### flow/run.sh
#!/bin/bash
# the make line also repeats each setting of config.mk as NAME=value (left out here)
make -C /OpenROAD-flow-scripts/flow DESIGN_CONFIG=/design/flow/config.mk WORK_HOME=/design/flow/orfs CLKGATE_MAP_FILE= finish
### flow/config.mk
export PLATFORM = sky130hd
export DESIGN_NAME = mapper
export DESIGN_NICKNAME = mapper
export VERILOG_FILES = /design/flow/design.v
export SDC_FILE = /design/flow/constraint.sdc
export NUM_CORES = 4
export LEC_CHECK = 0
export CAP_MARGIN = 0
export CELL_PAD_IN_SITES_DETAIL_PLACEMENT = 0
export CELL_PAD_IN_SITES_GLOBAL_PLACEMENT = 1
export CORE_MARGIN = 4
export CORE_UTILIZATION = 31
export GPL_ROUTABILITY_DRIVEN = 0
export GPL_TIMING_DRIVEN = 1
export MAX_ROUTING_LAYER = met4
export MIN_ROUTING_LAYER = met2
export PLACE_DENSITY_LB_ADDON = 0.18
export SLEW_MARGIN = 20
### flow/constraint.sdc
create_clock -name core_clock -period 18.6 [get_ports {clk}]
set_input_delay 3.7200 -clock core_clock [delete_from_list [all_inputs] [get_ports {clk}]]
set_output_delay 3.7200 -clock core_clock [all_outputs]
set_load 0.01 [all_outputs]
### flow/design.v
module mapper #(
    parameter DIM4_WIDTH = 8,  
    parameter DIM3_WIDTH = 8, 
    parameter DIM2_WIDTH = 8,  
    parameter DIM1_WIDTH = 8,
    parameter IDX4_WIDTH = 8,  
    parameter IDX3_WIDTH = 8, 
    parameter IDX2_WIDTH = 8,  
    parameter IDX1_WIDTH = 8,
    parameter ROW_MAJOR = 1,   
    parameter ADDR_WIDTH = 32 
)( 
    input  logic                        clk,            
    input  logic                        rst,            
    input  logic [DIM4_WIDTH - 1:0]     dim4, 
    input  logic [DIM3_WIDTH - 1:0]     dim3, 
    input  logic [DIM2_WIDTH - 1:0]     dim2,
    input  logic [DIM1_WIDTH - 1:0]     dim1,
    input  logic [IDX4_WIDTH - 1:0]     idx4,
    input  logic [IDX3_WIDTH - 1:0]     idx3, 
    input  logic [IDX2_WIDTH - 1:0]     idx2,
    input  logic [IDX1_WIDTH - 1:0]     idx1,
    input  logic [ADDR_WIDTH - 1:0]     base_addr,
    output logic [ADDR_WIDTH - 1:0]     addr
);
    logic [ADDR_WIDTH - 1:0] mult1_result, mult2_result, mult3_result;
    logic [ADDR_WIDTH - 1:0] dim3_dim2_dim1, dim2_dim1;
    logic [ADDR_WIDTH - 1:0] addr_temp;
    generate
        if (ROW_MAJOR) begin : row_major_block
            always_ff @(posedge clk or posedge rst) begin
                if (rst) begin
                    dim2_dim1 <= '0;
                    dim3_dim2_dim1 <= '0;
                end else begin
                    dim2_dim1 <= dim2 * dim1;
                    dim3_dim2_dim1 <= dim3 * dim2 * dim1;
                end
            end
            always_ff @(posedge clk or posedge rst) begin
                if (rst) begin
                    mult1_result <= '0;
                    mult2_result <= '0;
                    mult3_result <= '0;
                end else begin
                    mult1_result <= idx4 * dim3_dim2_dim1;
                    mult2_result <= idx3 * dim2_dim1;
                    mult3_result <= idx2 * dim1;
                end
            end
            always_ff @(posedge clk or posedge rst) begin
                if (rst) begin
                    addr_temp <= '0;
                end else begin
                    addr_temp <= base_addr + mult1_result + mult2_result + mult3_result + idx1;
                end
            end
        end else begin : column_major_block
            always_ff @(posedge clk or posedge rst) begin
                if (rst) begin
                    dim2_dim1 <= '0;
                    dim3_dim2_dim1 <= '0;
                end else begin
                    dim2_dim1 <= dim2 * dim1;
                    dim3_dim2_dim1 <= dim3 * dim2 * dim1;
                end
            end
            always_ff @(posedge clk or posedge rst) begin
                if (rst) begin
                    mult1_result <= '0;
                    mult2_result <= '0;
                    mult3_result <= '0;
                end else begin
                    mult1_result <= idx4 * dim3_dim2_dim1;
                    mult2_result <= idx3 * dim2_dim1;
                    mult3_result <= idx1 * dim2;
                end
            end
            always_ff @(posedge clk or posedge rst) begin
                if (rst) begin
                    addr_temp <= '0;
                end else begin
                    addr_temp <= base_addr + mult1_result + mult2_result + mult3_result + idx2;
                end
            end
        end
    endgenerate
    assign addr = addr_temp;
endmodule
==> results of run 1 <==
[metrics by stage]
step	std cells	worst slack (ps)	cell area, sq um	hold slack (ps)
6_report	4006	6070	29400	587
5_1_grt	3995	5460	29400	623
4_1_cts	3995	6160	29400	596
3_5_place_dp	3963	5690	28800	586
3_3_place_gp	3963	5760	28800	586
2_1_floorplan	2774	7360	26400	456
[cell type report]
class	count	area, sq um
clock buffer	17	425
fill	8625	54500
clock inverter	15	174
antenna	11	27.5
tap	1134	1420
inverter	453	1710
sequential	144	3600
multi-input combinational	2097	20800
timing repair buffer	135	1300
[layer usage]
layer | global-route usage [%] | up-vias | routed length (microns)
li1 | - | 8802 | -
met5 | - | - | 0
met4 | 2.30 | 0 | 2430
met1 | - | 9905 | 0
met3 | 34.0 | 355 | 29600
met2 | 27.7 | 6751 | 35300
==> ci_impl_report.md, run 1 <==
### Yosys + OpenROAD results

| Metric | Value |
|---|---|
| Synth top area share | `34.5%` |
| Distinct cells, synth | `61` |
| Net Count, Synth | `3,652` |
| Clock Skew | `12.0 ps` |
| Flops & latches, synth | `144` |
| HP Class | `flop to flop` |
| Crit path DAT | `12,860 ps` |
| RR Endpoint | `mult2_result[23]` |
| CP Class | `input port to flop` |
| WL final | `67,300 microns` |
| CP Max Fanout | `16` |
| Utilization after layout | `35.1%` |
| Worst relative slew slack | `28.5%` |
| Max Root-Sink Buffers | `2` |
| Critical Path Sink Type | `flop` |
| Crit. path cell count | `32` |
| Post-CTS sizing | `0` |
| Global-route usage over all layers | `24.4%` |
| Post-synth mux share | `0.0379%` |
| Crit path required time | `18,930 ps` |
| Final Max Slew Viols | `0` |
| Die X-Extent | `300 microns` |
| Top cells by count | `455 x fa_1, 453 x inv_1, 345 x and2_1, 340 x nand2_1, 325 x ha_1` |
| AO/OA Area Share | `7.82%` |
| Main logic family | `adder cells` |
| Post-Syn Instances | `2,774` |
| Core region area | `84,000 sq um` |
| Die height | `300 microns` |
| # IOs | `130` |
| Hold depth | `2` |
| Flip-flops with a built-in enable | `0` |
| Reg clk slew, reported paths | `70 ps` |
| Max Cap Viol | `0` |
| Initial antenna violation count | `0` |
| Setup repair after global routing missed its margin | `no` |
| CTS Sinks | `144` |
| Drt first-iter violations | `2,778` |
| Most common reg cell | `dfrtp_1` |
| Number of port buffers | `121` |
| Setup crit end | `dim3_dim2_dim1[23]` |
| CP Launch Type | `input port` |
| Peak Freq | `79.8 MHz` |
| Starting Density | `31.4%` |
| Hold-fix buffers at CTS | `0` |
| CP delay by family, top | `adder cells` |
| XOR Share, Synth | `4.22%` |
| CP peak stage delay | `830 ps` |
| Basic Gates by Area | `16.8%` |
| Avg Vias per Cell | `6.44` |
| Min Tclk post-route | `12,530 ps` |
| Worst path slowest cell | `xnor2_1` |
| Setup crit start | `dim2[2]` |
| Antenna-violating nets left | `0` |
| Syn Area/Cell | `9.51 sq um` |
| Most frequent cell after synthesis | `fa_1` |
| Clock Latency Late Sink | `450 ps` |
| Async set-or-reset flop fraction in the synthesized netlist | `100%` |
| Drt wl/cell | `16.8 microns` |
| Worst reg2reg path startpoint | `dim2_dim1[3]` |
| Hold path startpoint | `mult1_result[31]` |
| Final setup violation count | `0` |
| Yosys warning total | `1` |
| Row Count | `106` |
| H-tree levels | `4` |
| Final #Nets | `3,726` |
| Status | `finished clean` |
| CP Buf/Inv Count | `7` |
| DR DRC count | `0` |
| Total die area | `89,900 sq um` |
| Root Buffer | `clkbuf_16` |
| Setup TNS | `0 ps` |
| Yosys top cell by area | `fa_1` |
| CTS Buf Count | `17` |
| Syn-to-layout area delta | `11.6%` |
| Reg2reg setup slack | `13,310 ps` |
| TritonCTS clock tree | `built` |
| Ys cells | `2,774` |
| DR vias | `25,800` |
| Final period util | `67.4%` |
| Adder Area Share | `49.9%` |
| Worst-Margin Slew | `1060 ps` |
| Largest net degree at the start of global routing | `92` |
| Final Hold Viols | `0` |
| Main area contributors after synthesis | `fa_1 35%, ha_1 15%, dfrtp_1 14%` |
| OpenROAD warnings | `34` |
| Vias in the first global route | `31,400` |
| Hold Path End | `addr_temp[31]` |
| YS chip area | `26,400 sq um` |
| First-pass GRT wire length | `113,000 microns` |
| HPWL Detailed | `53,000 microns` |
| Grt ovf | `0` |
| Synthesized area | `26,400 sq um` |
| Worst r2r path cells | `16` |
| Seq/Total Area, Yosys | `13.7%` |
| Post-CTS Setup Bufs | `0` |
| Critical Path Most Common Cell | `fa_1` |
| Drt first pass iters | `9` |
==> run 2: changes to the inputs <==
CAP_MARGIN = 20   (was 0)
CELL_PAD_IN_SITES_DETAIL_PLACEMENT = default   (was 0)
CELL_PAD_IN_SITES_GLOBAL_PLACEMENT = default   (was 1)
CORE_MARGIN = 2   (was 4)
CORE_UTILIZATION = 65   (was 31)
GPL_ROUTABILITY_DRIVEN = default   (was 0)
GPL_TIMING_DRIVEN = default   (was 1)
MIN_ROUTING_LAYER = default   (was met2)
PLACE_DENSITY_LB_ADDON = default   (was 0.18)
clock period = 8.98 ns   (was 18.6 ns; I/O delays follow)
==> run 2 against run 1 <==
Against the previous run:
- design area rose by 1.1%
- sequential share of layout area decreased by 0.13 points
- core utilization is 40 points higher
- global-route usage is 5.9 points higher
- critical path type unchanged
- critical endpoint is now dim3_dim2_dim1[22]
==> ci_impl_report.md, run 2 <==
### Yosys + OpenROAD results

| Metric | Value |
|---|---|
| WHS | `585 ps (-1.81 ps)` |
| Syn Area/Cell | `9.51 sq um (unchanged)` |
| Grt ovf | `0 (unchanged)` |
| Clock Skew | `10.8 ps (-1.25 ps)` |
| Critical Path Sink Type | `flop` |
| Global-route usage over all layers | `30.2% (+5.9 points)` |
| Starting Density | `66.1% (+35 points)` |
| Max Root-Sink Buffers | `2 (unchanged)` |
| Vias in the first global route | `20,400 (-35%)` |
| Number of fill cells | `2,913 (-66%)` |
| Peak Freq | `113 MHz` |
| Met1 Wirelength | `25,200 microns (+25,200 microns)` |
| Main area contributors after synthesis | `fa_1 35%, ha_1 15%, dfrtp_1 14%` |
| Critical Path Most Common Cell | `fa_1` |
| Setup crit end | `dim3_dim2_dim1[22]` |
| # IOs | `130 (unchanged)` |
| Flops & latches, synth | `144 (unchanged)` |
| Max Used Layer | `met4` |
| RR Endpoint | `mult2_result[23]` |
| Met3 wire len | `3230 microns (-89%)` |
| Worst r2r path cells | `16 (unchanged)` |
| Most common reg cell | `dfrtp_1` |
| Post-Syn Instances | `2,774 (unchanged)` |
| Setup crit start | `dim3[2]` |
| Hold path startpoint | `mult3_result[0]` |
| Ys cells | `2,774 (unchanged)` |
| Net Count, Synth | `3,652 (unchanged)` |
| Reg2reg setup slack | `3770 ps (-9540 ps)` |
| Final Hold Viols | `0 (unchanged)` |
| Synth top area share | `34.5% (unchanged)` |
| Initial antenna violation count | `0 (unchanged)` |
| Worst reg2reg path startpoint | `dim2_dim1[3]` |
| Synthesized area | `26,400 sq um (unchanged)` |
| Flip-flops with a built-in enable | `0 (unchanged)` |
| Yosys top cell by area | `fa_1` |
| Async set-or-reset flop fraction in the synthesized netlist | `100% (unchanged)` |
| CP Max Fanout | `7 (-9)` |
| Final #Nets | `3,835 (+2.9%)` |
| Die X-Extent | `205 microns (-31%)` |
| Main logic family | `adder cells` |
| Top cells by count | `455 x fa_1, 453 x inv_1, 345 x and2_1, 340 x nand2_1, 325 x ha_1` |
| Seq/Total Area, Yosys | `13.7% (unchanged)` |
| Crit path required time | `9340 ps (-9590 ps)` |
| Final setup violation count | `0 (unchanged)` |
| HPWL Detailed | `47,800 microns (-9.8%)` |
| Status | `finished clean` |
| Drt wl/cell | `16.6 microns (-1.0%)` |
| Antenna-violating nets left | `0 (unchanged)` |
| AO/OA Area Share | `7.82% (unchanged)` |
| ANT cells | `0 (-11)` |
| Distinct cells, synth | `61 (unchanged)` |
| Largest net degree at the start of global routing | `74 (-20%)` |
| OpenROAD warnings | `37 (+8.8%)` |
| CP Class | `input port to flop` |
| Post-synth mux share | `0.0379% (unchanged)` |
| Drt first pass iters | `5 (-4)` |
| Hold depth | `1 (-1)` |
| DR vias | `19,400 (-25%)` |
| XOR Share, Synth | `4.22% (unchanged)` |
| WL final | `58,100 microns (-14%)` |
| Drt first-iter violations | `1,153 (-58%)` |
| Adder Area Share | `49.9% (unchanged)` |
| Worst path slowest cell | `fa_1` |
| Hold Path End | `addr_temp[0]` |
| Avg Vias per Cell | `5.56 (-14%)` |
| Final Max Slew Viols | `0 (unchanged)` |
| Clock Latency Late Sink | `450 ps (about the same)` |
| Crit. path cell count | `30 (-6.3%)` |
| Placed cells | `3,455 (-13%)` |
| Max Cap Viol | `0 (unchanged)` |
| Basic Gates by Area | `16.8% (unchanged)` |
| Core region area | `39,900 sq um (-52%)` |
| CP peak stage delay | `570 ps (-260 ps)` |
| HP Class | `flop to flop` |
| Min Tclk post-route | `8850 ps` |
| Row Count | `73 (-31%)` |
| DR DRC count | `0 (unchanged)` |
| Yosys warning total | `1 (unchanged)` |
| Root Buffer | `clkbuf_16` |
| CTS Buf Count | `17 (unchanged)` |
| Final Instance Count excl. Fillers | `3,495 (-13%)` |
| CP delay by family, top | `adder cells` |
| Syn-to-layout area delta | `12.8%` |
| CTS Sinks | `144 (unchanged)` |
| Number of port buffers | `121 (unchanged)` |
| YS chip area | `26,400 sq um (unchanged)` |
| Total die area | `42,200 sq um (-53%)` |
| Die height | `205 microns (-31%)` |
| TritonCTS clock tree | `built` |
| Worst-Margin Slew | `1080 ps (+20.3 ps)` |
| Crit path DAT | `9210 ps (-3650 ps)` |
| GPL Wtd Cong | `0.894` |
| Most frequent cell after synthesis | `fa_1` |
| Reg clk slew, reported paths | `70 ps (about the same)` |
| First-pass GRT wire length | `98,000 microns (-13%)` |
| Worst relative slew slack | `27.4% (-1.1 points)` |
| Setup repair after global routing missed its margin | `yes` |
| H-tree levels | `4 (unchanged)` |
| CP Buf/Inv Count | `6 (-1)` |
| Final period util | `98.5% (+31 points)` |
| CP Launch Type | `input port` |
| Metal2 WL | `28,600 microns (-19%)` |
## run 2: stage by stage
stage | util [%] | worst slack, ps | area (sq um) | TNS (ps)
global route | 74.6 | -171 | 29800 | -518
detailed placement | 72.4 | -996 | 28900 | -8330
CTS | 74.0 | 3.82 | 29500 | 0
floorplan | - | 0.401 | 26500 | 0
finish | 74.6 | 132 | 29800 | 0
global placement | 72.4 | -888 | 28900 | -7250
## run 2: what timing repair did
item	in CTS	in global routing
setup buffers	2	6
hold buffers	0	0
resized	42	113
setup endpoints to repair	10	9
pin swaps	23	61
## run 2: cell type report
type / instances / area, sq um / share of cell area (%)
clock buffers: 20 / 457 / 1.53
clock inverters: 12 / 123 / 0.412
inverters: 453 / 1710 / 5.73
multi-input cells: 2097 / 21100 / 70.7
flip-flops and latches: 144 / 3600 / 12.1
well taps: 525 / 657 / 2.21
repair buffers: 244 / 2170 / 7.29
## run 2: layer usage
metal,up-vias,track usage [%]
li1,9063,-
met1,9765,39.1
met2,546,50.9
met3,74,3.71
met4,0,7.94
met5,-,-
==> run 3: changes to the inputs <==
ABC_AREA = 1   (was default)
CELL_PAD_IN_SITES_DETAIL_PLACEMENT = 2   (was default)
CORE_MARGIN = 10   (was 2)
CORE_UTILIZATION = 35   (was 65)
CTS_CLUSTER_DIAMETER = 158   (was default)
GPL_TIMING_DRIVEN = 0   (was default)
MAX_ROUTING_LAYER = met5   (was met4)
MIN_ROUTING_LAYER = met1   (was default)
PLACE_DENSITY = 0.77   (was default)
SETUP_SLACK_MARGIN = 2.34   (was default)
TNS_END_PERCENT = 40   (was default)
clock period = 20.0 ns   (was 8.98 ns; I/O delays follow)
==> run 3 against run 2 <==
Against the previous run:
- the flow now stops in global routing
- synthesized area increased by 9.5%
- die size increased by 120%
- synthesized cell count increased by 40%
==> ci_impl_report.md, run 3 <==
### Flow metrics

| Metric | Value |
|---|---|
| Core region area | `82,000 sq um (+110%)` |
| Net Count, Synth | `4,756 (+30%)` |
| Post-synth mux share | `0% (-0.038 points)` |
| Main area contributors after synthesis | `fa_1 32%, nand2_1 15%, ha_1 14%` |
| Top cells by count | `1,191 x nand2_1, 991 x inv_1, 455 x fa_1, 325 x ha_1, 206 x nor2_1` |
| H-tree levels | `4 (unchanged)` |
| Placed cells | `5,033 (+46%)` |
| Async set-or-reset flop fraction in the synthesized netlist | `100% (unchanged)` |
| Main logic family | `adder cells` |
| Ys cells | `3,878 (+40%)` |
| Tool error | `[ERROR GRT-0116] Global routing finished with congestion. Check the congestion regions in the DRC Viewer.` |
| Hold-fix buffers at CTS | `0 (unchanged)` |
| Total die area | `94,500 sq um (+120%)` |
| Global-route usage over all layers | `75.8%` |
| Row Count | `105 (+44%)` |
| CTS Buf Count | `17 (unchanged)` |
| CTS Sinks | `144 (unchanged)` |
| Post-CTS sizing | `0 (-100%)` |
| Synth top area share | `31.5% (-3.0 points)` |
| Yosys top cell by area | `fa_1` |
| Syn Area/Cell | `7.45 sq um (-22%)` |
| Distinct cells, synth | `28 (-54%)` |
| Last stage the flow got to | `global routing` |
| Max Root-Sink Buffers | `2 (unchanged)` |
| DP Worst Slack | `6400 ps (+7400 ps)` |
| Seq/Total Area, Yosys | `12.5% (-1.2 points)` |
| Adder Area Share | `45.6% (-4.3 points)` |
| # IOs | `130 (unchanged)` |
| Die height | `307 microns (+50%)` |
| Status | `aborted with a tool error` |
| Flip-flops with a built-in enable | `0 (unchanged)` |
| Number of port buffers | `84 (-31%)` |
| YS chip area | `28,900 sq um (+9.5%)` |
| XOR Share, Synth | `2.55% (-1.7 points)` |
| Starting Density | `35.3% (-31 points)` |
| Most common reg cell | `dfrtp_1` |
| Flops & latches, synth | `144 (unchanged)` |
| Basic Gates by Area | `21.3% (+4.5 points)` |
| HPWL Detailed | `171,000 microns (+260%)` |
| Die X-Extent | `307 microns (+50%)` |
| Root Buffer | `clkbuf_16` |
| Most frequent cell after synthesis | `nand2_1` |
| Post-CTS Setup Bufs | `0 (-2)` |
| GPL Wtd Cong | `0.899 (+0.55%)` |
| AO/OA Area Share | `3.44% (-4.4 points)` |
| Grt ovf | `2,865` |
| Yosys warning total | `1 (unchanged)` |
| Post-Syn Instances | `3,878 (+40%)` |
| Synthesized area | `28,900 sq um (+9.5%)` |
[run 3: layer usage]
layer | overflow | GRT usage [%]
met5 | 13 | 53.4
met3 | 487 | 67.6
met1 | 667 | 75.6
met2 | 1237 | 89.1
met4 | 461 | 65.7
[run 3: per-stage QoR]
stage                     hold WS, ps  utilization, %  area, sq um
after detailed placement          526            38.0        31100
after floorplan                   456               -        28900
after global placement            469            37.9        31100
after CTS                         539            38.7        31700
==> run 4: changes to the inputs <==
ABC_AREA = default   (was 1)
CAP_MARGIN = 0   (was 20)
CELL_PAD_IN_SITES_DETAIL_PLACEMENT = default   (was 2)
CORE_ASPECT_RATIO = 1.42   (was default)
CORE_MARGIN = 3   (was 10)
CORE_UTILIZATION = 49   (was 35)
CTS_CLUSTER_DIAMETER = 182   (was 158)
CTS_CLUSTER_SIZE = 98   (was default)
GPL_TIMING_DRIVEN = default   (was 0)
HOLD_SLACK_MARGIN = -0.08   (was default)
MAX_ROUTING_LAYER = default   (was met5)
MIN_ROUTING_LAYER = default   (was met1)
PLACE_DENSITY = 0.41   (was 0.77)
SETUP_SLACK_MARGIN = -1.19   (was 2.34)
TNS_END_PERCENT = 5   (was 40)
clock period = 12.0 ns   (was 20.0 ns; I/O delays follow)
==> run 4 against run 3 <==
Against the previous run:
- now clean on timing, DRC and antenna
- synthesized cell count fell by 28%
- die size fell by 40%
- synthesized area fell by 8.7%
==> ci_impl_report.md, run 4 <==
### Yosys + OpenROAD results

| Metric | Value |
|---|---|
| Status | `finished clean` |
| Main logic family | `adder cells` |
| Sequential Area | `3600 sq um` |
| Number of port buffers | `121 (+44%)` |
| Yosys top cell by area | `fa_1` |
| Die X-Extent | `201 microns (-35%)` |
| WHS | `494 ps` |
| First-pass GRT wire length | `106,000 microns` |
| ANT cells | `0` |
| Core region area | `52,800 sq um (-36%)` |
| Max Root-Sink Buffers | `2 (unchanged)` |
| Post-CTS sizing | `0 (unchanged)` |
| Worst path slowest cell | `clkdlybuf4s50_1` |
| Seq/Total Area, Yosys | `13.7% (+1.2 points)` |
| RR Endpoint | `mult1_result[30]` |
| Crit path required time | `12,330 ps` |
| Post-CTS Setup Bufs | `0 (unchanged)` |
| YS chip area | `26,400 sq um (-8.7%)` |
| Clock Skew | `15.6 ps` |
| OpenROAD warnings | `36` |
| DR vias | `18,800` |
| Global-route usage over all layers | `23.2%` |
| Synth top area share | `34.5% (+3.0 points)` |
| Hold-fix buffers at CTS | `0 (unchanged)` |
| Synthesized area | `26,400 sq um (-8.7%)` |
| Async set-or-reset flop fraction in the synthesized netlist | `100% (unchanged)` |
| Flip-flops with a built-in enable | `0 (unchanged)` |
| Setup repair after global routing missed its margin | `no` |
| CP Launch Type | `input port` |
| Total die area | `56,700 sq um (-40%)` |
| Top cells by count | `455 x fa_1, 453 x inv_1, 345 x and2_1, 340 x nand2_1, 325 x ha_1` |
| Hold path startpoint | `mult3_result[0]` |
| Utilization after layout | `54.7%` |
| Hold depth | `1` |
| Crit. path cell count | `32` |
| Post-synth mux share | `0.0379% (+0.038 points)` |
| # IOs | `130 (unchanged)` |
| Ys cells | `2,774 (-28%)` |
| CP peak stage delay | `910 ps` |
| Number of fill cells | `4,886` |
| GPL Wtd Cong | `0.901 (+0.18%)` |
| AO/OA Area Share | `7.82% (+4.4 points)` |
| DR DRC count | `0` |
| HPWL Detailed | `52,300 microns (-69%)` |
| HP Class | `flop to flop` |
| Worst-Margin Slew | `1030 ps` |
| Root Buffer | `clkbuf_16` |
| Worst reg2reg path startpoint | `dim3_dim2_dim1[7]` |
| Setup crit end | `dim3_dim2_dim1[23]` |
| Critical Path Most Common Cell | `fa_1` |
| Final Max Slew Viols | `0` |
| CP Class | `input port to flop` |
| Adder Area Share | `49.9% (+4.3 points)` |
| Final Hold Viols | `0` |
| CTS Buf Count | `17 (unchanged)` |
| Most frequent cell after synthesis | `fa_1` |
| Logic area | `20,800 sq um` |
| Hold Path End | `addr_temp[0]` |
| Syn-to-layout area delta | `9.55%` |
| CTS Sinks | `144 (unchanged)` |
| H-tree levels | `4 (unchanged)` |
| Net Count, Synth | `3,652 (-23%)` |
| Syn Area/Cell | `9.51 sq um (+28%)` |
| Antenna-violating nets left | `0` |
| Flops & latches, synth | `144 (unchanged)` |
| Grt ovf | `0` |
| Worst relative slew slack | `31.2%` |
| Drt wl/cell | `17.6 microns` |
| Final period util | `89.6%` |
| Setup TNS | `0 ps` |
| Row Count | `100 (-4.8%)` |
| Basic Gates by Area | `16.8% (-4.5 points)` |
| WL final | `63,000 microns` |
| CP delay by family, top | `adder cells` |
| Avg Vias per Cell | `5.26` |
| CP Buf/Inv Count | `8` |
| Critical Path Sink Type | `flop` |
| XOR Share, Synth | `4.22% (+1.7 points)` |
| Initial antenna violation count | `3` |
| Reg clk slew, reported paths | `70 ps` |
| Min Tclk post-route | `10,750 ps` |
| Peak Freq | `93.0 MHz` |
| TritonCTS clock tree | `built` |
| Drt first pass iters | `5` |
| Crit path DAT | `11,080 ps` |
| Reg2reg setup slack | `6920 ps` |
| Main area contributors after synthesis | `fa_1 35%, ha_1 15%, dfrtp_1 14%` |
| Setup crit start | `dim2[7]` |
| Die height | `283 microns (-8.1%)` |
| CP Max Fanout | `16` |
| Starting Density | `50.0% (+15 points)` |
| Worst r2r path cells | `16` |
| Clock Latency Late Sink | `450 ps` |
| Max Cap Viol | `0` |
| Largest net degree at the start of global routing | `90` |
| Distinct cells, synth | `61 (+120%)` |
| Post-Syn Instances | `2,774 (-28%)` |
| Drt first-iter violations | `797` |
| Yosys warning total | `1 (unchanged)` |
| Final #Nets | `3,732` |
| Vias in the first global route | `20,800` |
| Most common reg cell | `dfrtp_1` |
| Final setup violation count | `0` |
## run 4: area by class of cell
class	count	share of cell area, %
timing repair buffer	141	4.71
inverter	453	5.90
sequential	144	12.5
tap	714	3.09
multi-input combinational	2097	71.9
clock inverter	13	0.407
clock buffer	19	1.53
## run 4: through the flow
| step | std cells | worst slack [ps] | cell area, sq um |
|---|---|---|---|
| final | 3581 | 1250 | 28900 |
| after global routing | 3581 | 740 | 28900 |
| after detailed placement | 3549 | 787 | 28300 |
| after CTS | 3581 | 1240 | 28900 |
| after global placement | 3549 | 853 | 28300 |
| after floorplan | 2774 | 2080 | 26400 |
## run 4: per-layer routing
metal / share of wire, % / GRT usage [%] / routed length [microns]
met1: 42 / 28.3 / 26300
met3: 3.0 / 2.14 / 1890
met5: 0 / 0 / 0
met2: 53 / 44.1 / 33300
met4: 2.3 / 6.18 / 1420
==> run 5: changes to the inputs <==
CAP_MARGIN = 40   (was 0)
CORE_ASPECT_RATIO = default   (was 1.42)
CORE_MARGIN = 2   (was 3)
CORE_UTILIZATION = 50   (was 49)
CTS_CLUSTER_DIAMETER = default   (was 182)
CTS_CLUSTER_SIZE = 75   (was 98)
HOLD_SLACK_MARGIN = default   (was -0.08)
MAX_ROUTING_LAYER = met5   (was default)
PLACE_DENSITY = default   (was 0.41)
PLACE_DENSITY_LB_ADDON = 0.08   (was default)
SETUP_SLACK_MARGIN = default   (was -1.19)
TNS_END_PERCENT = default   (was 5)
clock period = 15.9 ns   (was 12.0 ns; I/O delays follow)
==> run 5 against run 4 <==
Against the previous run:
- design area increased by 0.34%
- still clean
- worst hold slack hardly changed
- highest routed layer is now met5
- flip-flop count unchanged
- clock-buffer cell count unchanged
- register-to-register slack better by 3800 ps
- non-clock buffer count down 2
- synthesized area unchanged
==> ci_impl_report.md, run 5 <==
### Yosys + OpenROAD results

| Metric | Value |
|---|---|
| Drt first pass iters | `5 (unchanged)` |
| ANT cells | `0 (unchanged)` |
| Total die area | `54,600 sq um (-3.7%)` |
| Syn Area/Cell | `9.51 sq um (unchanged)` |
| HP Class | `flop to flop` |
| Vias in the first global route | `20,500 (-1.2%)` |
| Critical Path Most Common Cell | `fa_1` |
| Final period util | `74.3% (-15 points)` |
| Status | `finished clean` |
| Number of port buffers | `121 (unchanged)` |
| Met3 wire len | `2500 microns (+33%)` |
| Reg clk slew, reported paths | `70 ps (about the same)` |
| Ys cells | `2,774 (unchanged)` |
| Syn-to-layout area delta | `9.92%` |
| Peak Freq | `84.6 MHz` |
| Antenna-violating nets left | `0 (unchanged)` |
| Post-Layout Inst Area | `29,000 sq um (+0.34%)` |
| Hold depth | `1 (unchanged)` |
| Synthesized area | `26,400 sq um (unchanged)` |
| HPWL Detailed | `48,100 microns (-8.0%)` |
| Setup TNS | `0 ps (unchanged)` |
| Basic Gates by Area | `16.8% (unchanged)` |
| Avg Vias per Cell | `5.30 (+0.62%)` |
| Row Count | `84 (-16%)` |
| Hold-fix buffers at CTS | `0 (unchanged)` |
| Reg2reg setup slack | `10,670 ps (+3750 ps)` |
| Final setup violation count | `0 (unchanged)` |
| Die X-Extent | `234 microns (+16%)` |
| WL final | `59,700 microns (-5.3%)` |
| Final #Nets | `3,730 (-0.054%)` |
| CTS Sinks | `144 (unchanged)` |
| Die height | `234 microns (-17%)` |
| Hold path startpoint | `mult3_result[0]` |
| Number of fill cells | `4,754 (-2.7%)` |
| XOR Share, Synth | `4.22% (unchanged)` |
| Core region area | `52,300 sq um (-0.87%)` |
| Area post-placement | `28,300 sq um (-0.14%)` |
| Met1 Wirelength | `27,200 microns (+3.3%)` |
| Max Cap Viol | `0 (unchanged)` |
| Crit path DAT | `12,140 ps (+1060 ps)` |
| Final Max Slew Viols | `0 (unchanged)` |
| CP delay by family, top | `adder cells` |
| CP peak stage delay | `740 ps (-170 ps)` |
| Starting Density | `50.4% (+0.44 points)` |
| CP Class | `input port to flop` |
| Clock Skew | `14.9 ps (-0.713 ps)` |
| DR DRC count | `0 (unchanged)` |
| Worst r2r path cells | `16 (unchanged)` |
| Flops & latches, synth | `144 (unchanged)` |
| Max Root-Sink Buffers | `2 (unchanged)` |
| Largest net degree at the start of global routing | `86 (-4.4%)` |
| CTS Buf Count | `17 (unchanged)` |
| OpenROAD warnings | `34 (-5.6%)` |
| Final Hold Viols | `0 (unchanged)` |
| Seq/Total Area, Yosys | `13.7% (unchanged)` |
| # IOs | `130 (unchanged)` |
| CP Max Fanout | `16 (unchanged)` |
| Flip-flops with a built-in enable | `0 (unchanged)` |
| CP Buf/Inv Count | `6 (-2)` |
| Synth top area share | `34.5% (unchanged)` |
| Global-route usage over all layers | `23.3% (+0.096 points)` |
| Yosys top cell by area | `fa_1` |
| Setup repair after global routing missed its margin | `no` |
| DR vias | `18,800 (-0.16%)` |
| Top cells by count | `455 x fa_1, 453 x inv_1, 345 x and2_1, 340 x nand2_1, 325 x ha_1` |
| Drt first-iter violations | `772 (-3.1%)` |
| H-tree levels | `4 (unchanged)` |
| Hold Path End | `addr_temp[0]` |
| Adder Area Share | `49.9% (unchanged)` |
| Max Used Layer | `met5` |
| Root Buffer | `clkbuf_16` |
| CP Launch Type | `input port` |
| TritonCTS clock tree | `built` |
| Clock Latency Late Sink | `440 ps (about the same)` |
| Setup crit end | `dim3_dim2_dim1[23]` |
| Drt wl/cell | `16.8 microns (-4.5%)` |
| Net Count, Synth | `3,652 (unchanged)` |
| Distinct cells, synth | `61 (unchanged)` |
| Post-CTS sizing | `0 (unchanged)` |
| Main logic family | `adder cells` |
| Critical Path Sink Type | `flop` |
| Worst reg2reg path startpoint | `dim2_dim1[2]` |
| Most frequent cell after synthesis | `fa_1` |
| Post-synth mux share | `0.0379% (unchanged)` |
| WHS | `494 ps (-0.308 ps)` |
| Grt ovf | `0 (unchanged)` |
| Metal2 WL | `28,900 microns (-13%)` |
| Worst-Margin Slew | `835 ps (-194 ps)` |
| GPL Wtd Cong | `0.836 (-7.1%)` |
| First-pass GRT wire length | `101,000 microns (-4.1%)` |
| Setup crit start | `dim2[2]` |
| Post-Syn Instances | `2,774 (unchanged)` |
| Initial antenna violation count | `3 (unchanged)` |
| Min Tclk post-route | `11,820 ps` |
| YS chip area | `26,400 sq um (unchanged)` |
| Crit path required time | `16,220 ps (+3890 ps)` |
| Post-CTS Setup Bufs | `0 (unchanged)` |
| Worst relative slew slack | `43.9% (+13 points)` |
| Most common reg cell | `dfrtp_1` |
| AO/OA Area Share | `7.82% (unchanged)` |
| Async set-or-reset flop fraction in the synthesized netlist | `100% (unchanged)` |
| Main area contributors after synthesis | `fa_1 35%, ha_1 15%, dfrtp_1 14%` |
| Crit. path cell count | `31 (-3.1%)` |
| Worst path slowest cell | `clkdlybuf4s50_1` |
| Yosys warning total | `1 (unchanged)` |
| RR Endpoint | `mult2_result[23]` |
## run 5: final cells by class
type / instances / area (sq um) / area share (%)
sequential: 144 / 3600 / 12.4
inverter: 453 / 1710 / 5.88
clock buffer: 19 / 433 / 1.49
timing repair buffer: 139 / 1410 / 4.86
multi-input combinational: 2097 / 20800 / 71.7
clock inverter: 13 / 210 / 0.725
tap: 688 / 861 / 2.97
## run 5: layer usage
metal  global-route usage [%]  vias to the layer above
met5                        0                        -
met4                     5.93                        4
met3                     2.25                       69
met2                     40.3                      391
met1                     31.5                     9507
li1                         -                     8843
## run 5: through the flow
| stage | util [%] | setup WS [ps] | instances |
|---|---|---|---|
| final | 55.4 | 4080 | 3553 |
| after floorplan | - | 5200 | 2774 |
| after global routing | 55.4 | 3400 | 3553 |
| after global placement | 54.0 | 3710 | 3514 |
| after CTS | 55.3 | 4080 | 3551 |
| after detailed placement | 54.1 | 3620 | 3519 |
==> run 6: changes to the inputs <==
CAP_MARGIN = 20   (was 40)
CORE_UTILIZATION = 66   (was 50)
CTS_CLUSTER_SIZE = default   (was 75)
MAX_ROUTING_LAYER = met4   (was met5)
PLACE_DENSITY_LB_ADDON = default   (was 0.08)
SETUP_SLACK_MARGIN = -0.6   (was default)
clock period = 7.72 ns   (was 15.9 ns; I/O delays follow)
==> run 6 against run 5 <==
Against the previous run:
- the layout now fails its checks (setup timing)
- final cell count shrank 1.1%
- clock skew up 1.9 ps
- largest cell class unchanged
==> ci_impl_report.md, run 6 <==
### Yosys + OpenROAD results

| Metric | Value |
|---|---|
| WL final | `61,100 microns (+2.4%)` |
| Worst relative slew slack | `34.7% (-9.2 points)` |
| Min Tclk post-route | `8480 ps` |
| Main area contributors after synthesis | `fa_1 35%, ha_1 15%, dfrtp_1 14%` |
| Clock Skew | `16.7 ps (+1.85 ps)` |
| CTS Buf Count | `17 (unchanged)` |
| Largest net degree at the start of global routing | `82 (-4.7%)` |
| Crit. path cell count | `30 (-3.2%)` |
| Reg2reg setup slack | `2410 ps (-8260 ps)` |
| Yosys warning total | `1 (unchanged)` |
| Max Root-Sink Buffers | `2 (unchanged)` |
| XOR Share, Synth | `4.22% (unchanged)` |
| Number of port buffers | `121 (unchanged)` |
| TritonCTS clock tree | `built` |
| Hold path startpoint | `mult3_result[0]` |
| Drt first-iter violations | `1,132 (+47%)` |
| Core region area | `39,600 sq um (-24%)` |
| Synth top area share | `34.5% (unchanged)` |
| ANT cells | `0 (unchanged)` |
| Yosys top cell by area | `fa_1` |
| Final #Nets | `3,854 (+3.3%)` |
| CP Buf/Inv Count | `6 (unchanged)` |
| HP Class | `flop to flop` |
| CP Launch Type | `input port` |
| WHS | `567 ps (+73.2 ps)` |
| Critical Path Sink Type | `flop` |
| Grt met1 use | `39.4% (+7.9 points)` |
| GRT Max-Usage Layer | `met2` |
| Reg clk slew, reported paths | `80 ps (about the same)` |
| Row Count | `73 (-13%)` |
| Crit path required time | `8100 ps (-8120 ps)` |
| GPL Wtd Cong | `0.912 (+9.1%)` |
| Worst path slowest cell | `fa_1` |
| Async set-or-reset flop fraction in the synthesized netlist | `100% (unchanged)` |
| Setup repair after global routing missed its margin | `yes` |
| Total die area | `41,600 sq um (-24%)` |
| Post-Syn Instances | `2,774 (unchanged)` |
| # IOs | `130 (unchanged)` |
| Crit path DAT | `8860 ps (-3280 ps)` |
| Final setup violation count | `12 (+12)` |
| GR Util met2 | `55.0% (+15 points)` |
| Status | `complete, but fails checks` |
| Worst reg2reg path startpoint | `dim2_dim1[3]` |
| Seq/Total Area, Yosys | `13.7% (unchanged)` |
| Grt ovf | `0 (unchanged)` |
| Initial antenna violation count | `0 (-3)` |
| Syn-to-layout area delta | `14.0%` |
| Hold Path End | `addr_temp[0]` |
| Ys cells | `2,774 (unchanged)` |
| Hold-fix buffers at CTS | `0 (unchanged)` |
| Die height | `204 microns (-13%)` |
| Slack of the critical path | `-757 ps (-4840 ps)` |
| Setup crit end | `dim3_dim2_dim1[23]` |
| Net Count, Synth | `3,652 (unchanged)` |
| Most frequent cell after synthesis | `fa_1` |
| Post-synth mux share | `0.0379% (unchanged)` |
| DR DRC count | `0 (unchanged)` |
| Drt wl/cell | `17.4 microns (+3.5%)` |
| Main logic family | `adder cells` |
| Max Cap Viol | `0 (unchanged)` |
| Die X-Extent | `204 microns (-13%)` |
| Syn Area/Cell | `9.51 sq um (unchanged)` |
| Root Buffer | `clkbuf_16` |
| RR Endpoint | `mult2_result[23]` |
| CP Max Fanout | `7 (-9)` |
| Final Max Slew Viols | `0 (unchanged)` |
| Final Hold Viols | `0 (unchanged)` |
| Worst r2r path cells | `16 (unchanged)` |
| CP Class | `input port to flop` |
| Final period util | `110% (+35 points)` |
| Setup crit start | `dim2[3]` |
| Global-route usage over all layers | `32.1% (+8.8 points)` |
| Peak Freq | `118 MHz` |
| Critical Path Most Common Cell | `fa_1` |
| Number of fill cells | `2,806 (-41%)` |
| YS chip area | `26,400 sq um (unchanged)` |
| Layout check fault list | `setup timing` |
| Flops & latches, synth | `144 (unchanged)` |
| Vias in the first global route | `21,500 (+4.6%)` |
| Worst-Margin Slew | `977 ps (+141 ps)` |
| Basic Gates by Area | `16.8% (unchanged)` |
| Adder Area Share | `49.9% (unchanged)` |
| H-tree levels | `4 (unchanged)` |
| Hold depth | `1 (unchanged)` |
| Avg Vias per Cell | `5.64 (+6.6%)` |
| CTS Sinks | `144 (unchanged)` |
| DR vias | `19,800 (+5.4%)` |
| M3 GR Usage | `4.70% (+2.5 points)` |
| Antenna-violating nets left | `0 (unchanged)` |
| Most common reg cell | `dfrtp_1` |
| First-pass GRT wire length | `103,000 microns (+1.3%)` |
| Clock Latency Late Sink | `450 ps (about the same)` |
| HPWL Detailed | `50,600 microns (+5.1%)` |
| Flip-flops with a built-in enable | `0 (unchanged)` |
| CP peak stage delay | `570 ps (-170 ps)` |
| CP delay by family, top | `adder cells` |
| Distinct cells, synth | `61 (unchanged)` |
| Drt first pass iters | `5 (unchanged)` |
| Starting Density | `66.6% (+16 points)` |
| OpenROAD warnings | `39 (+15%)` |
| Top cells by count | `455 x fa_1, 453 x inv_1, 345 x and2_1, 340 x nand2_1, 325 x ha_1` |
| AO/OA Area Share | `7.82% (unchanged)` |
| Synthesized area | `26,400 sq um (unchanged)` |
run 6: through the flow:
stage	utilization [%]	worst slack, ps	setup TNS (ps)	cell area (sq um)	std cells
after floorplan	-	-785	-5640	26600	2774
after global placement	73.6	-1630	-18700	29200	3476
after detailed placement	73.6	-1800	-19960	29200	3476
after CTS	75.5	-876	-5940	29900	3517
after global routing	75.9	-998	-8430	30100	3514
final	75.9	-757	-5320	30100	3514
run 6: metal layers:
| layer | vias to the layer above | part of all wire, % |
|---|---|---|
| met5 | - | 0 |
| met2 | 691 | 50 |
| li1 | 9096 | - |
| met3 | 134 | 6.3 |
| met4 | 0 | 2.8 |
| met1 | 9912 | 41 |
run 6: final cells by class:
class	count	area [sq um]	share of cell area (%)
multi-input cells	2097	21200	70.5
flip-flops and latches	144	3600	12.0
repair buffers	263	2270	7.56
inverters	453	1710	5.68
well taps	525	657	2.18
clock buffers	17	425	1.41
clock inverters	15	194	0.645
run 6: repair_timing:
item,CTS,global route
setup buffers,12,7
gates resized,102,46
pin swaps,45,61
endpoints found under the setup margin,10,10
==> run 7: changes to the inputs <==
CAP_MARGIN = 5   (was 20)
CORE_UTILIZATION = 72   (was 66)
CTS_CLUSTER_DIAMETER = 343   (was default)
CTS_CLUSTER_SIZE = 35   (was default)
HOLD_SLACK_MARGIN = 0.3   (was default)
MAX_ROUTING_LAYER = default   (was met4)
SETUP_SLACK_MARGIN = 0.44   (was -0.6)
clock period = 6.42 ns   (was 7.72 ns; I/O delays follow)
==> run 7 against run 6 <==
Against the previous run:
- the layout still fails its checks (setup timing)
- critical path depth increased by 4
- non-clock buffer count increased by 56
- global-route usage increased by 4.0 points
- critical path type unchanged
- setup slack got worse by 1200 ps
- core utilization increased by 8.9 points
- via count increased by 4.3%
- die size decreased by 8.2%
- wire length increased by 8.7%
==> ci_impl_report.md, run 7 <==
### Yosys + OpenROAD results

| Metric | Value |
|---|---|
| Crit. path cell count | `34 (+13%)` |
| ANT cells | `0 (unchanged)` |
| Final Hold Viols | `0 (unchanged)` |
| Max Cap Viol | `0 (unchanged)` |
| Flip-flops with a built-in enable | `0 (unchanged)` |
| Drt wl/cell | `18.9 microns (+8.8%)` |
| Main area contributors after synthesis | `fa_1 35%, ha_1 15%, dfrtp_1 14%` |
| Clock Skew | `7.68 ps (-9.04 ps)` |
| Setup repair after global routing missed its margin | `yes` |
| Sequential Area | `3600 sq um (unchanged)` |
| CP peak stage delay | `560 ps (about the same)` |
| Worst r2r path cells | `16 (unchanged)` |
| Number of fill cells | `1,987 (-29%)` |
| RR Endpoint | `mult2_result[21]` |
| Post-synth mux share | `0.0379% (unchanged)` |
| Critical Path Sink Type | `flop` |
| Status | `complete, but fails checks` |
| Crit path DAT | `8730 ps (-130 ps)` |
| Critical Path Most Common Cell | `fa_1` |
| Logic area | `21,500 sq um (+1.5%)` |
| HP Class | `flop to flop` |
| CP Launch Type | `input port` |
| Reg clk slew, reported paths | `60 ps (-20 ps)` |
| Slack of the critical path | `-1990 ps (-1240 ps)` |
| Setup TNS | `-24,910 ps (-19,590 ps)` |
| Grt ovf | `0 (unchanged)` |
| TritonCTS clock tree | `built` |
| Yosys top cell by area | `fa_1` |
| Ys cells | `2,774 (unchanged)` |
| Largest net degree at the start of global routing | `95 (+16%)` |
| YS chip area | `26,400 sq um (unchanged)` |
| Final setup violation count | `18 (+6)` |
| OpenROAD warnings | `39 (unchanged)` |
| Most frequent cell after synthesis | `fa_1` |
| CP Buf/Inv Count | `9 (+3)` |
| Hold path startpoint | `mult3_result[0]` |
| Final Instance Count excl. Fillers | `3,511 (-0.085%)` |
| Flops & latches, synth | `144 (unchanged)` |
| Post-Syn Instances | `2,774 (unchanged)` |
| Die height | `195 microns (-4.2%)` |
| Antenna-violating nets left | `0 (unchanged)` |
| Final period util | `131% (+21 points)` |
| Initial antenna violation count | `1 (+1)` |
| Total die area | `38,200 sq um (-8.2%)` |
| Min Tclk post-route | `8410 ps` |
| Drt first pass iters | `7 (+2)` |
| Setup crit end | `dim3_dim2_dim1[23]` |
| Die X-Extent | `195 microns (-4.2%)` |
| Main logic family | `adder cells` |
| Vias in the first global route | `22,900 (+6.4%)` |
| Synth top area share | `34.5% (unchanged)` |
| Final Max Slew Viols | `0 (unchanged)` |
| Worst reg2reg path startpoint | `dim2_dim1[6]` |
| Seq/Total Area, Yosys | `13.7% (unchanged)` |
| Adder Area Share | `49.9% (unchanged)` |
| Net Count, Synth | `3,652 (unchanged)` |
| Avg Vias per Cell | `5.89 (+4.4%)` |
| Row Count | `70 (-4.1%)` |
| Peak Freq | `119 MHz` |
| H-tree levels | `4 (unchanged)` |
| Synthesized area | `26,400 sq um (unchanged)` |
| DR DRC count | `0 (unchanged)` |
| DR vias | `20,700 (+4.3%)` |
| Post-Layout Inst Area | `30,800 sq um (+2.4%)` |
| First-pass GRT wire length | `109,000 microns (+6.6%)` |
| Distinct cells, synth | `61 (unchanged)` |
| Core region area | `36,300 sq um (-8.3%)` |
| Worst-Margin Slew | `846 ps (-131 ps)` |
| Syn Area/Cell | `9.51 sq um (unchanged)` |
| Drt first-iter violations | `1,436 (+27%)` |
| Hold-fix buffers at CTS | `0 (unchanged)` |
| # IOs | `130 (unchanged)` |
| Number of port buffers | `121 (unchanged)` |
| Reg2reg setup slack | `1220 ps (-1190 ps)` |
| Basic Gates by Area | `16.8% (unchanged)` |
| WL final | `66,400 microns (+8.7%)` |
| Top cells by count | `455 x fa_1, 453 x inv_1, 345 x and2_1, 340 x nand2_1, 325 x ha_1` |
| Hold Path End | `addr_temp[0]` |
| Utilization after layout | `84.8% (+8.9 points)` |
| AO/OA Area Share | `7.82% (unchanged)` |
| Root Buffer | `clkbuf_16` |
| Worst path slowest cell | `fa_1` |
| Yosys warning total | `1 (unchanged)` |
| CTS Sinks | `144 (unchanged)` |
| DP Worst Slack | `-2850 ps (-1050 ps)` |
| Final #Nets | `3,910 (+1.5%)` |
| Layout check fault list | `setup timing` |
| Placed cells | `3,450 (-0.75%)` |
| Crit path required time | `6740 ps (-1360 ps)` |
| CTS Buf Count | `17 (unchanged)` |
| Clock Latency Late Sink | `430 ps (-20 ps)` |
| Syn-to-layout area delta | `16.8%` |
| Worst relative slew slack | `43.6% (+8.9 points)` |
| Starting Density | `72.6% (+6.0 points)` |
| CP delay by family, top | `adder cells` |
| Max Root-Sink Buffers | `2 (unchanged)` |
| GPL Wtd Cong | `0.892 (-2.3%)` |
| Hold depth | `1 (unchanged)` |
| Area post-placement | `29,500 sq um (+1.2%)` |
| XOR Share, Synth | `4.22% (unchanged)` |
| CP Class | `input port to flop` |
| HPWL Detailed | `51,700 microns (+2.3%)` |
| Async set-or-reset flop fraction in the synthesized netlist | `100% (unchanged)` |
| Setup crit start | `dim2[4]` |
| CP Max Fanout | `7 (unchanged)` |
| Global-route usage over all layers | `36.1% (+4.0 points)` |
| Most common reg cell | `dfrtp_1` |
## run 7: per-layer routing
layer / global-route usage, % / vias up / share of wire [%]
met4: 12.4 / 2 / 3.6
met2: 66.1 / 944 / 52
met5: 0 / - / 0.020
met3: 5.66 / 211 / 7.0
li1: - / 9194 / -
met1: 43.3 / 10300 / 38
## run 7: through the flow
step,hold slack [ps]
finish,532
detailed placement,506
global route,548
CTS,524
global placement,502
floorplan,456
## run 7: what timing repair did
action                                  4_1_cts  5_1_grt
gates resized                               146       62
endpoints found under the setup margin       23       31
pin swaps                                    65       34
buffers inserted                             22        9
## run 7: cell type report
class                      instances  share of cell area, %
timing repair buffer             319                   9.22
inverter                         453                   5.54
multi-input combinational       2097                   69.9
clock buffer                      22                   1.51
clock inverter                     8                  0.272
tap                              468                   1.90
sequential                       144                   11.7
==> run 8: changes to the inputs <==
CAP_MARGIN = 25   (was 5)
CORE_UTILIZATION = 40   (was 72)
CTS_CLUSTER_DIAMETER = default   (was 343)
CTS_CLUSTER_SIZE = default   (was 35)
HOLD_SLACK_MARGIN = default   (was 0.3)
MAX_ROUTING_LAYER = met4   (was default)
PLACE_DENSITY_LB_ADDON = 0.23   (was default)
SETUP_SLACK_MARGIN = default   (was 0.44)
SLEW_MARGIN = 15   (was 20)
TNS_END_PERCENT = 50   (was default)
clock period = 12.0 ns   (was 6.42 ns; I/O delays follow)
==> run 8 against run 7 <==
Against the previous run:
- the run now finishes clean
- synthesized area unchanged
- final cell count up 6.2%
- die size increased by 78%
- flip-flop count unchanged
- clock skew increased by 6.8 ps
==> ci_impl_report.md, run 8 <==
### Yosys + OpenROAD results

| Metric | Value |
|---|---|
| Status | `finished clean` |
| Largest net degree at the start of global routing | `88 (-7.4%)` |
| HPWL Detailed | `49,000 microns (-5.2%)` |
| H-tree levels | `4 (unchanged)` |
| Yosys warning total | `1 (unchanged)` |
| Final setup violation count | `0 (-18)` |
| Total die area | `68,000 sq um (+78%)` |
| Slack of the critical path | `1180 ps (+3170 ps)` |
| CP Max Fanout | `16 (+9)` |
| Worst relative slew slack | `28.4% (-15 points)` |
| CTS Sinks | `144 (unchanged)` |
| CP Class | `input port to flop` |
| Avg Vias per Cell | `5.05 (-14%)` |
| DR vias | `18,800 (-9.0%)` |
| Die X-Extent | `261 microns (+33%)` |
| Ys cells | `2,774 (unchanged)` |
| Drt first pass iters | `5 (-2)` |
| Hold path startpoint | `mult3_result[0]` |
| Reg2reg setup slack | `6660 ps (+5440 ps)` |
| CP Buf/Inv Count | `7 (-2)` |
| Main logic family | `adder cells` |
| CP delay by family, top | `adder cells` |
| Seq/Total Area, Yosys | `13.7% (unchanged)` |
| Main area contributors after synthesis | `fa_1 35%, ha_1 15%, dfrtp_1 14%` |
| Setup crit end | `dim3_dim2_dim1[23]` |
| Post-CTS Setup Bufs | `0 (-100%)` |
| Top cells by count | `455 x fa_1, 453 x inv_1, 345 x and2_1, 340 x nand2_1, 325 x ha_1` |
| CP Launch Type | `input port` |
| Vias in the first global route | `21,000 (-8.0%)` |
| Row Count | `94 (+34%)` |
| Flip-flops with a built-in enable | `0 (unchanged)` |
| Distinct cells, synth | `61 (unchanged)` |
| Hold depth | `1 (unchanged)` |
| Adder Area Share | `49.9% (unchanged)` |
| Crit. path cell count | `32 (-5.9%)` |
| Critical Path Most Common Cell | `fa_1` |
| Net Count, Synth | `3,652 (unchanged)` |
| Basic Gates by Area | `16.8% (unchanged)` |
| Worst r2r path cells | `16 (unchanged)` |
| # IOs | `130 (unchanged)` |
| First-pass GRT wire length | `104,000 microns (-5.3%)` |
| Core region area | `65,500 sq um (+80%)` |
| Drt first-iter violations | `1,013 (-29%)` |
| Initial antenna violation count | `3 (+2)` |
| Number of port buffers | `121 (unchanged)` |
| Setup crit start | `dim2[4]` |
| Peak Freq | `92.4 MHz` |
| Drt wl/cell | `16.2 microns (-14%)` |
| Post-CTS sizing | `0 (-100%)` |
| XOR Share, Synth | `4.22% (unchanged)` |
| GPL Wtd Cong | `0.850 (-4.6%)` |
| Worst reg2reg path startpoint | `dim2_dim1[2]` |
| Root Buffer | `clkbuf_16` |
| Max Cap Viol | `0 (unchanged)` |
| Post-synth mux share | `0.0379% (unchanged)` |
| WHS | `497 ps (-34.3 ps)` |
| Final Max Slew Viols | `0 (unchanged)` |
| Antenna-violating nets left | `0 (unchanged)` |
| Setup TNS | `0 ps (+24,910 ps)` |
| Crit path required time | `12,330 ps (+5590 ps)` |
| HP Class | `flop to flop` |
| Clock Skew | `14.4 ps (+6.75 ps)` |
| Clock Latency Late Sink | `450 ps (+20 ps)` |
| Most common reg cell | `dfrtp_1` |
| Grt ovf | `0 (unchanged)` |
| Global-route usage over all layers | `19.5% (-17 points)` |
| Hold-fix buffers at CTS | `0 (unchanged)` |
| WL final | `60,600 microns (-8.7%)` |
| Crit path DAT | `11,150 ps (+2420 ps)` |
| Async set-or-reset flop fraction in the synthesized netlist | `100% (unchanged)` |
| Yosys top cell by area | `fa_1` |
| Syn-to-layout area delta | `10.3%` |
| Starting Density | `40.3% (-32 points)` |
| Max Root-Sink Buffers | `2 (unchanged)` |
| Hold Path End | `addr_temp[0]` |
| Final #Nets | `3,728 (-4.7%)` |
| Most frequent cell after synthesis | `fa_1` |
| TritonCTS clock tree | `built` |
| OpenROAD warnings | `34 (-13%)` |
| Worst-Margin Slew | `1070 ps (+225 ps)` |
| Final period util | `90.2% (-41 points)` |
| Setup repair after global routing missed its margin | `no` |
| Critical Path Sink Type | `flop` |
| Synth top area share | `34.5% (unchanged)` |
| AO/OA Area Share | `7.82% (unchanged)` |
| DR DRC count | `0 (unchanged)` |
| Synthesized area | `26,400 sq um (unchanged)` |
| Min Tclk post-route | `10,820 ps` |
| Final Hold Viols | `0 (unchanged)` |
| Post-Syn Instances | `2,774 (unchanged)` |
| RR Endpoint | `mult2_result[23]` |
| Flops & latches, synth | `144 (unchanged)` |
| Reg clk slew, reported paths | `70 ps (about the same)` |
| YS chip area | `26,400 sq um (unchanged)` |
| Syn Area/Cell | `9.51 sq um (unchanged)` |
| DP Worst Slack | `735 ps (+3580 ps)` |
| CTS Buf Count | `17 (unchanged)` |
| Die height | `261 microns (+33%)` |
| CP peak stage delay | `730 ps (+170 ps)` |
| Worst path slowest cell | `clkdlybuf4s50_1` |
run 8: final cells by class:
class | instances | area (sq um)
Antenna cell | 3 | 7.51
Clock buffer | 18 | 429
Clock inverter | 14 | 179
Fill cell | 6189 | 36400
Inverter | 453 | 1710
Multi-Input combinational cell | 2097 | 20800
Sequential cell | 144 | 3600
Tap cell | 864 | 1080
Timing Repair Buffer | 137 | 1330
run 8: layer usage:
layer / vias to the layer above / track usage (%) / share of wire, %
met5: - / - / 0
met4: 0 / 4.79 / 2.0
met3: 76 / 2.99 / 5.1
met2: 467 / 32.4 / 48
met1: 9433 / 24.8 / 45
li1: 8842 / - / -
run 8: stage by stage:
stage                     util, %  cell area, sq um  cells
after floorplan                 -             26400   2774
after global placement       43.5             28500   3695
after detailed placement     43.5             28500   3695
after CTS                    44.4             29100   3727
after global routing         44.4             29100   3729
final                        44.4             29100   3730
==> run 9: changes to the inputs <==
CAP_MARGIN = 20   (was 25)
CORE_UTILIZATION = 72   (was 40)
CTS_CLUSTER_DIAMETER = 28   (was default)
CTS_CLUSTER_SIZE = 39   (was default)
MAX_ROUTING_LAYER = default   (was met4)
PLACE_DENSITY_LB_ADDON = 0.01   (was 0.23)
SETUP_SLACK_MARGIN = 0.75   (was default)
SLEW_MARGIN = 20   (was 15)
TNS_END_PERCENT = default   (was 50)
clock period = 7.92 ns   (was 12.0 ns; I/O delays follow)
==> run 9 against run 8 <==
Against the previous run:
- the layout now fails its checks (setup timing)
- clock-buffer cell count up 1
- design area grew 4.3%
- critical path depth stayed put
- die size is 44% lower
- synthesized area unchanged
- largest cell class unchanged
- global-route usage rose by 15 points
- clock skew up 4.5 ps
- critical path type unchanged
- wire length up 3.8%
- non-clock buffer count rose by 138
==> ci_impl_report.md, run 9 <==
### Yosys + OpenROAD results

| Metric | Value |
|---|---|
| Reg clk slew, reported paths | `80 ps (about the same)` |
| Main area contributors after synthesis | `fa_1 35%, ha_1 15%, dfrtp_1 14%` |
| Final setup violation count | `10 (+10)` |
| DR DRC count | `0 (unchanged)` |
| Crit. path cell count | `32 (unchanged)` |
| Post-Syn Instances | `2,774 (unchanged)` |
| Crit path required time | `8310 ps (-4020 ps)` |
| Drt wl/cell | `18.1 microns (+12%)` |
| TritonCTS clock tree | `built` |
| Clock Latency Late Sink | `460 ps (about the same)` |
| Async set-or-reset flop fraction in the synthesized netlist | `100% (unchanged)` |
| Avg Vias per Cell | `5.84 (+16%)` |
| Syn Area/Cell | `9.51 sq um (unchanged)` |
| Row Count | `70 (-26%)` |
| Initial antenna violation count | `0 (-3)` |
| Final period util | `109% (+19 points)` |
| Placed cells | `3,411 (-7.7%)` |
| CP Launch Type | `input port` |
| Peak Freq | `116 MHz` |
| Min Tclk post-route | `8630 ps` |
| Max Used Layer | `met4` |
| Antenna-violating nets left | `0 (unchanged)` |
| Net Count, Synth | `3,652 (unchanged)` |
| Hold-fix buffers at CTS | `0 (unchanged)` |
| Synthesized area | `26,400 sq um (unchanged)` |
| Crit path DAT | `9020 ps (-2130 ps)` |
| Metal2 WL | `31,500 microns (+8.7%)` |
| AO/OA Area Share | `7.82% (unchanged)` |
| Setup crit start | `dim3[5]` |
| CP peak stage delay | `560 ps (-170 ps)` |
| Worst reg2reg path startpoint | `dim2_dim1[6]` |
| Final Instance Count excl. Fillers | `3,468 (-7.0%)` |
| Final #Nets | `3,866 (+3.7%)` |
| Met1 Wirelength | `24,600 microns (-9.9%)` |
| First-pass GRT wire length | `105,000 microns (+1.3%)` |
| H-tree levels | `4 (unchanged)` |
| Met3 wire len | `4490 microns (+45%)` |
| Yosys warning total | `1 (unchanged)` |
| Worst relative slew slack | `27.2% (-1.2 points)` |
| Top cells by count | `455 x fa_1, 453 x inv_1, 345 x and2_1, 340 x nand2_1, 325 x ha_1` |
| XOR Share, Synth | `4.22% (unchanged)` |
| Worst r2r path cells | `16 (unchanged)` |
| Area post-placement | `29,200 sq um (+2.4%)` |
| Yosys top cell by area | `fa_1` |
| Synth top area share | `34.5% (unchanged)` |
| CP delay by family, top | `adder cells` |
| CP Max Fanout | `6 (-10)` |
| Total die area | `38,200 sq um (-44%)` |
| YS chip area | `26,400 sq um (unchanged)` |
| Final Hold Viols | `0 (unchanged)` |
| Die height | `195 microns (-25%)` |
| Root Buffer | `clkbuf_16` |
| Post-synth mux share | `0.0379% (unchanged)` |
| Basic Gates by Area | `16.8% (unchanged)` |
| Drt first-iter violations | `1,306 (+29%)` |
| RR Endpoint | `mult2_result[23]` |
| Core region area | `36,300 sq um (-45%)` |
| GPL Wtd Cong | `0.925 (+8.8%)` |
| Post-Layout Inst Area | `30,400 sq um (+4.3%)` |
| Most frequent cell after synthesis | `fa_1` |
| Hold path startpoint | `mult3_result[0]` |
| Worst path slowest cell | `fa_1` |
| Clock Skew | `19.0 ps (+4.55 ps)` |
| Flip-flops with a built-in enable | `0 (unchanged)` |
| Hold depth | `1 (unchanged)` |
| ANT cells | `0 (-3)` |
| Seq/Total Area, Yosys | `13.7% (unchanged)` |
| Critical Path Most Common Cell | `fa_1` |
| Global-route usage over all layers | `34.6% (+15 points)` |
| Largest net degree at the start of global routing | `83 (-5.7%)` |
| Critical Path Sink Type | `flop` |
| Grt ovf | `0 (unchanged)` |
| Setup TNS | `-5190 ps (-5190 ps)` |
| Reg2reg setup slack | `2530 ps (-4130 ps)` |
| Syn-to-layout area delta | `15.1%` |
| Sequential Area | `3600 sq um (unchanged)` |
| Drt first pass iters | `10 (+5)` |
| Status | `complete, but fails checks` |
| Number of fill cells | `2,156 (-65%)` |
| Flops & latches, synth | `144 (unchanged)` |
| # IOs | `130 (unchanged)` |
| Max Root-Sink Buffers | `2 (unchanged)` |
| Distinct cells, synth | `61 (unchanged)` |
| Hold Path End | `addr_temp[0]` |
| Logic area | `21,400 sq um (+3.0%)` |
| Die X-Extent | `195 microns (-25%)` |
| Layout check fault list | `setup timing` |
| Number of port buffers | `121 (unchanged)` |
| Main logic family | `adder cells` |
| CP Buf/Inv Count | `7 (unchanged)` |
| HP Class | `flop to flop` |
| WL final | `62,900 microns (+3.8%)` |
| Most common reg cell | `dfrtp_1` |
| Vias in the first global route | `22,000 (+4.7%)` |
| Slack of the critical path | `-712 ps (-1890 ps)` |
| CP Class | `input port to flop` |
| Starting Density | `72.6% (+32 points)` |
| Adder Area Share | `49.9% (unchanged)` |
| CTS Sinks | `144 (unchanged)` |
| OpenROAD warnings | `37 (+8.8%)` |
| CTS Buf Count | `17 (unchanged)` |
| Ys cells | `2,774 (unchanged)` |
| DR vias | `20,200 (+7.6%)` |
| Max Cap Viol | `0 (unchanged)` |
| Worst-Margin Slew | `1090 ps (+17.3 ps)` |
| Setup crit end | `dim3_dim2_dim1[23]` |
| HPWL Detailed | `49,800 microns (+1.5%)` |
| Final Max Slew Viols | `0 (unchanged)` |
| Setup repair after global routing missed its margin | `yes` |
-- run 9: per-layer routing --
metal	track usage (%)	up-vias
met1	42.8	10100
met4	13.5	0
li1	-	9118
met5	0	-
met3	6.10	206
met2	60.8	846
-- run 9: area by class of cell --
type                       instances  share of cell area, %
tap                              468                   1.93
sequential                       144                   11.9
multi-input combinational       2097                   70.4
timing repair buffer             275                   8.01
inverter                         453                   5.62
clock inverter                    12                  0.680
clock buffer                      19                   1.46
-- run 9: what timing repair did --
action | 4_1_cts | 5_1_grt
endpoints found under the setup margin | 17 | 17
buffers inserted | 19 | 6
pin swaps | 59 | 25
gates cloned | 0 | 0
gates resized | 109 | 38
-- run 9: per-stage QoR --
stage               hold WS, ps  utilization (%)  setup WS (ps)
detailed placement          521             80.3          -1520
CTS                         537             82.9           -767
finish                      549             83.6           -712
global route                561             83.6          -1030
global placement            511             80.3          -1400
floorplan                   456                -           -625
